==> v30: inputs <==
==> flow/design.v <==
`timescale 1ns / 1ps
module FIFO(clk, rst, wr_en, rd_en, buf_in, buf_out, buf_empty, buf_full, fifo_counter);
input clk, rst, wr_en, rd_en;
input [7:0] buf_in;
output [7:0] buf_out;
output buf_empty, buf_full;
output [6:0] fifo_counter;
reg [7:0] buf_out;
reg buf_empty, buf_full;
reg [6:0] fifo_counter;
reg [5:0] rd_ptr, wr_ptr;
reg [7:0] buf_mem[63:0];
always@ (fifo_counter) begin
    buf_empty = (fifo_counter == 0);  
    buf_full = (fifo_counter == 64);  
end
always @(posedge clk or posedge rst) begin
    if( rst )  
        fifo_counter <= 0;
    else if((!buf_full && wr_en) && (!buf_empty && rd_en))  
        fifo_counter <= fifo_counter;
    else if (!buf_full && wr_en)  
        fifo_counter <= fifo_counter + 1;
    else if (!buf_empty && rd_en)  
        fifo_counter <= fifo_counter - 1;
    else  
        fifo_counter <= fifo_counter;
end
always @(posedge clk or posedge rst) begin
    if (rst)  
        buf_out <= 0;
    else begin
        if (rd_en && !buf_empty)
            buf_out <= buf_mem[rd_ptr];
        else  
            buf_out <= buf_out;
    end
end
always @(posedge clk) begin
    if (!buf_full && wr_en)
        buf_mem[wr_ptr] <= buf_in;
    else
        buf_mem[wr_ptr] <= buf_mem[wr_ptr];
end
always @(posedge clk or posedge rst) begin
    if(rst) begin
        wr_ptr <= 0;
        rd_ptr <= 0;
    end
    else begin
        if (!buf_full && wr_en)  
            wr_ptr <= wr_ptr + 1;
        else  
            wr_ptr <= wr_ptr;
        if (!buf_empty && rd_en)  
            rd_ptr <= rd_ptr + 1;
        else  
            rd_ptr <= rd_ptr;               
    end
end
endmodule
==> flow/run.sh <==
#!/bin/bash
# the make line also repeats each setting of config.mk as NAME=value (left out here)
make -C /OpenROAD-flow-scripts/flow DESIGN_CONFIG=/design/flow/config.mk WORK_HOME=/design/flow/orfs CLKGATE_MAP_FILE= finish
==> flow/config.mk <==
export PLATFORM = sky130hd
export DESIGN_NAME = FIFO
export DESIGN_NICKNAME = FIFO
export VERILOG_FILES = /design/flow/design.v
export SDC_FILE = /design/flow/constraint.sdc
export NUM_CORES = 4
export LEC_CHECK = 0
export ABC_AREA = 1
export CAP_MARGIN = 20
export CELL_PAD_IN_SITES_GLOBAL_PLACEMENT = 0
export CORE_ASPECT_RATIO = 0.98
export CORE_MARGIN = 2
export CORE_UTILIZATION = 72
export CTS_CLUSTER_DIAMETER = 349
export CTS_CLUSTER_SIZE = 14
export GPL_TIMING_DRIVEN = 1
export MAX_ROUTING_LAYER = met4
export PLACE_DENSITY_LB_ADDON = 0.08
export SETUP_SLACK_MARGIN = -0.2
export SLEW_MARGIN = 25
export TNS_END_PERCENT = 60
==> flow/constraint.sdc <==
create_clock -name core_clock -period 2.07 [get_ports {clk}]
set_input_delay 0.4140 -clock core_clock [delete_from_list [all_inputs] [get_ports {clk}]]
set_output_delay 0.4140 -clock core_clock [all_outputs]
set_load 0.01 [all_outputs]
==> v3 (differences from v30) <==
==> flow/config.mk (replaced) <==
export PLATFORM = sky130hd
export DESIGN_NAME = FIFO
export DESIGN_NICKNAME = FIFO
export VERILOG_FILES = /design/flow/design.v
export SDC_FILE = /design/flow/constraint.sdc
export NUM_CORES = 4
export LEC_CHECK = 0
export CAP_MARGIN = 5
export CORE_MARGIN = 2
export CORE_UTILIZATION = 72
export CTS_CLUSTER_SIZE = 54
export PLACE_DENSITY = 0.66
export SLEW_MARGIN = 20
export TNS_END_PERCENT = 5
==> flow/constraint.sdc (replaced) <==
create_clock -name core_clock -period 4.65 [get_ports {clk}]
set_input_delay 0.9300 -clock core_clock [delete_from_list [all_inputs] [get_ports {clk}]]
set_output_delay 0.9300 -clock core_clock [all_outputs]
set_load 0.01 [all_outputs]
==> qor summary <==
| item | v30 | v3 |
|---|---|---|
| Slowest cell on crit path | sky130_fd_sc_hd__dfrtp_1 | sky130_fd_sc_hd__clkdlybuf4s50_1 |
| Status | finished with violations | no timing/DRC/antenna violations |
| Violated checks | setup timing | - |
| Met1 wire length | 21.3 mm | 19.4 mm |
| Total Negative Setup Slacks | -20.02 ns | 0 ns |
| First-pass GRT wire length | 88.0 mm | 74.1 mm |
| Last element of the critical path | fifo_counter[5] | buf_full |
| Max FO, Critical Path | 8 | 5 |
| Total length of routed met3 wires | 7.07 mm | 4.88 mm |
| Met2 layer usage reported by global route | 57.4% | 53.2% |
| Via count of the routed design | 16,400 | 11,100 |
| Cell Pwr Density | 1300 mW/mm^2 | 596 mW/mm^2 |
| Multi-input logic cell count | 1,300 | 501 |
| Layout non-clock buf frac | 6.68% | 1.86% |
| Setup ws final | -0.204 ns | 1.04 ns |
| Met3 GRT Util | 6.31% | 5.64% |
| Post-layout instance count excluding filler cells | 2,729 | 1,587 |
| Final std cell area, no fill | 0.0260 sq mm | 0.0238 sq mm |
| Hold slack final | 0.240 ns | 0.525 ns |
| Post-synthesis area per instance | 10.8 sq um | 19.2 sq um |

---

==> build 50 <==
Starts from the design.v that is shown in full above.
clock: 2.82 ns
lec_check: 0
abc_area: 1
cap_margin: 0
cell_pad_in_sites_detail_placement: 2
cell_pad_in_sites_global_placement: 0
core_aspect_ratio: 1.69
core_margin: 2
core_utilization: 51
cts_cluster_diameter: 148
gpl_routability_driven: 0
gpl_timing_driven: 1
hold_slack_margin: 0.3
max_routing_layer: met4
place_density_lb_addon: 0.25
setup_slack_margin: 0.52
slew_margin: 25
tns_end_percent: 45
run.sh (not shown) runs the stock make flow with config.mk's settings and CLKGATE_MAP_FILE=.
==> build 58 (differences from build 50) <==
==> flow/config.mk (replaced) <==
export PLATFORM = sky130hd
export DESIGN_NAME = FIFO
export DESIGN_NICKNAME = FIFO
export VERILOG_FILES = /design/flow/design.v
export SDC_FILE = /design/flow/constraint.sdc
export NUM_CORES = 4
export LEC_CHECK = 0
export CAP_MARGIN = 5
export CORE_MARGIN = 2
export CORE_UTILIZATION = 72
export CTS_CLUSTER_SIZE = 54
export PLACE_DENSITY = 0.66
export SLEW_MARGIN = 20
export TNS_END_PERCENT = 5
==> flow/constraint.sdc (replaced) <==
create_clock -name core_clock -period 4.74 [get_ports {clk}]
set_input_delay 0.9480 -clock core_clock [delete_from_list [all_inputs] [get_ports {clk}]]
set_output_delay 0.9480 -clock core_clock [all_outputs]
set_load 0.01 [all_outputs]
==> trial 96 (differences from build 50) <==
==> flow/config.mk (replaced) <==
export PLATFORM = sky130hd
export DESIGN_NAME = FIFO
export DESIGN_NICKNAME = FIFO
export VERILOG_FILES = /design/flow/design.v
export SDC_FILE = /design/flow/constraint.sdc
export NUM_CORES = 4
export LEC_CHECK = 0
export ABC_AREA = 1
export CAP_MARGIN = 20
export CELL_PAD_IN_SITES_GLOBAL_PLACEMENT = 0
export CORE_ASPECT_RATIO = 0.98
export CORE_MARGIN = 2
export CORE_UTILIZATION = 72
export CTS_CLUSTER_DIAMETER = 349
export CTS_CLUSTER_SIZE = 14
export GPL_TIMING_DRIVEN = 1
export MAX_ROUTING_LAYER = met4
export PLACE_DENSITY = 0.38
export SETUP_SLACK_MARGIN = -0.09
export SLEW_MARGIN = 25
export TNS_END_PERCENT = 60
==> flow/constraint.sdc (replaced) <==
create_clock -name core_clock -period 2.07 [get_ports {clk}]
set_input_delay 0.4140 -clock core_clock [delete_from_list [all_inputs] [get_ports {clk}]]
set_output_delay 0.4140 -clock core_clock [all_outputs]
set_load 0.01 [all_outputs]
==> build 86 (differences from build 50) <==
==> flow/config.mk (replaced) <==
export PLATFORM = sky130hd
export DESIGN_NAME = FIFO
export DESIGN_NICKNAME = FIFO
export VERILOG_FILES = /design/flow/design.v
export SDC_FILE = /design/flow/constraint.sdc
export NUM_CORES = 4
export LEC_CHECK = 0
export CAP_MARGIN = 20
export CORE_MARGIN = 2
export CORE_UTILIZATION = 40
export SLEW_MARGIN = 20
==> flow/constraint.sdc (replaced) <==
create_clock -name core_clock -period 5.0 [get_ports {clk}]
set_input_delay 1.0000 -clock core_clock [delete_from_list [all_inputs] [get_ports {clk}]]
set_output_delay 1.0000 -clock core_clock [all_outputs]
set_load 0.01 [all_outputs]
==> flow_summary.yaml <==
# flow metrics
die:
  die_h_um: 235
  die_w_um: 235
  rows: 84
  fp-utilization_pct: 40.6
logic_synthesis:
  synthTopCellsByCount: "edfxtp_1, mux2i_1, nor2_1"
  synth_top_area_share_pct: 71.9
  most_common_cell: "edfxtp_1"
  yosys_cells: 1111
  adder_share_pct: 0.562
  synth.distinct_cells: 55
  synthCells: 1111
  simple_gate_area_share_pct: 3.33
  avgSynthCellArea_sq_um: 19.2
place:
  dp_hpwl_mm: 29.1
status:
  status: "complete, no violations"
Source of the figures above: build 86

==> flow_summary.yaml <==
# flow metrics
logic_synthesis:
  synthTopCellsByCount: "nand2_1, edfxtp_1, nand3_1"
  avgSynthCellArea_sq_um: 10.8
  simple_gate_area_share_pct: 21.3
  synth.distinct_cells: 30
  synthCells: 2134
  synth_top_area_share_pct: 66.9
  most_common_cell: "nand2_1"
place:
  dp_hpwl_mm: 36.3
die:
  fp-utilization_pct: 73.4
  die_h_um: 181
  rows: 64
status:
  so_faults: "setup timing"
  status: "complete, but fails checks"
final_timing:
  finalSetupViolations: 490
  setup_ws_ns: -0.363
Source of the figures above: trial 96

==> flow_summary.yaml <==
# implementation run metrics
die:
  rows: 101
  die_w_um: 167
  fp-utilization_pct: 51.4
  die_h_um: 280
logic_synthesis:
  ys_chip_area_sq_um: 23000
  yosys_cells: 2134
  simple_gate_area_share_pct: 21.3
  synth_warnings: 1
  avgSynthCellArea_sq_um: 10.8
  synthTopCellsByCount: "nand2_1, edfxtp_1, nand3_1"
  synth_top_area_share_pct: 66.9
  ff_type: "edfxtp_1"
  synth.distinct_cells: 30
  synthCells: 2134
  adder_share_pct: 0.523
status:
  status: "stopped before the end"
  firstError: "[ERROR DPL-0033] detailed placement checks failed during check placement."
  haltStage: "4_1_cts"
place:
  dp_hpwl_mm: 60.5
Source of the figures above: build 50

==> flow_summary.yaml <==
# flow metrics
place:
  pre_cts_slack_ns: 1.08
  dp_hpwl_mm: 29.4
logic_synthesis:
  yosys_cells: 1111
  avgSynthCellArea_sq_um: 19.2
  adder_share_pct: 0.562
  simple_gate_area_share_pct: 3.33
  synthTopCellsByCount: "edfxtp_1, mux2i_1, nor2_1"
  most_common_cell: "edfxtp_1"
  largest_area_cell: "edfxtp_1"
  synthCells: 1111
  synth.distinct_cells: 55
  synth_top_area_share_pct: 71.9
die:
  die_w_um: 176
  die_h_um: 176
  fp-utilization_pct: 72.7
  rows: 63
status:
  status: "complete, no violations"
Source of the figures above: build 58

Power is estimated from default activity; no workload was simulated.
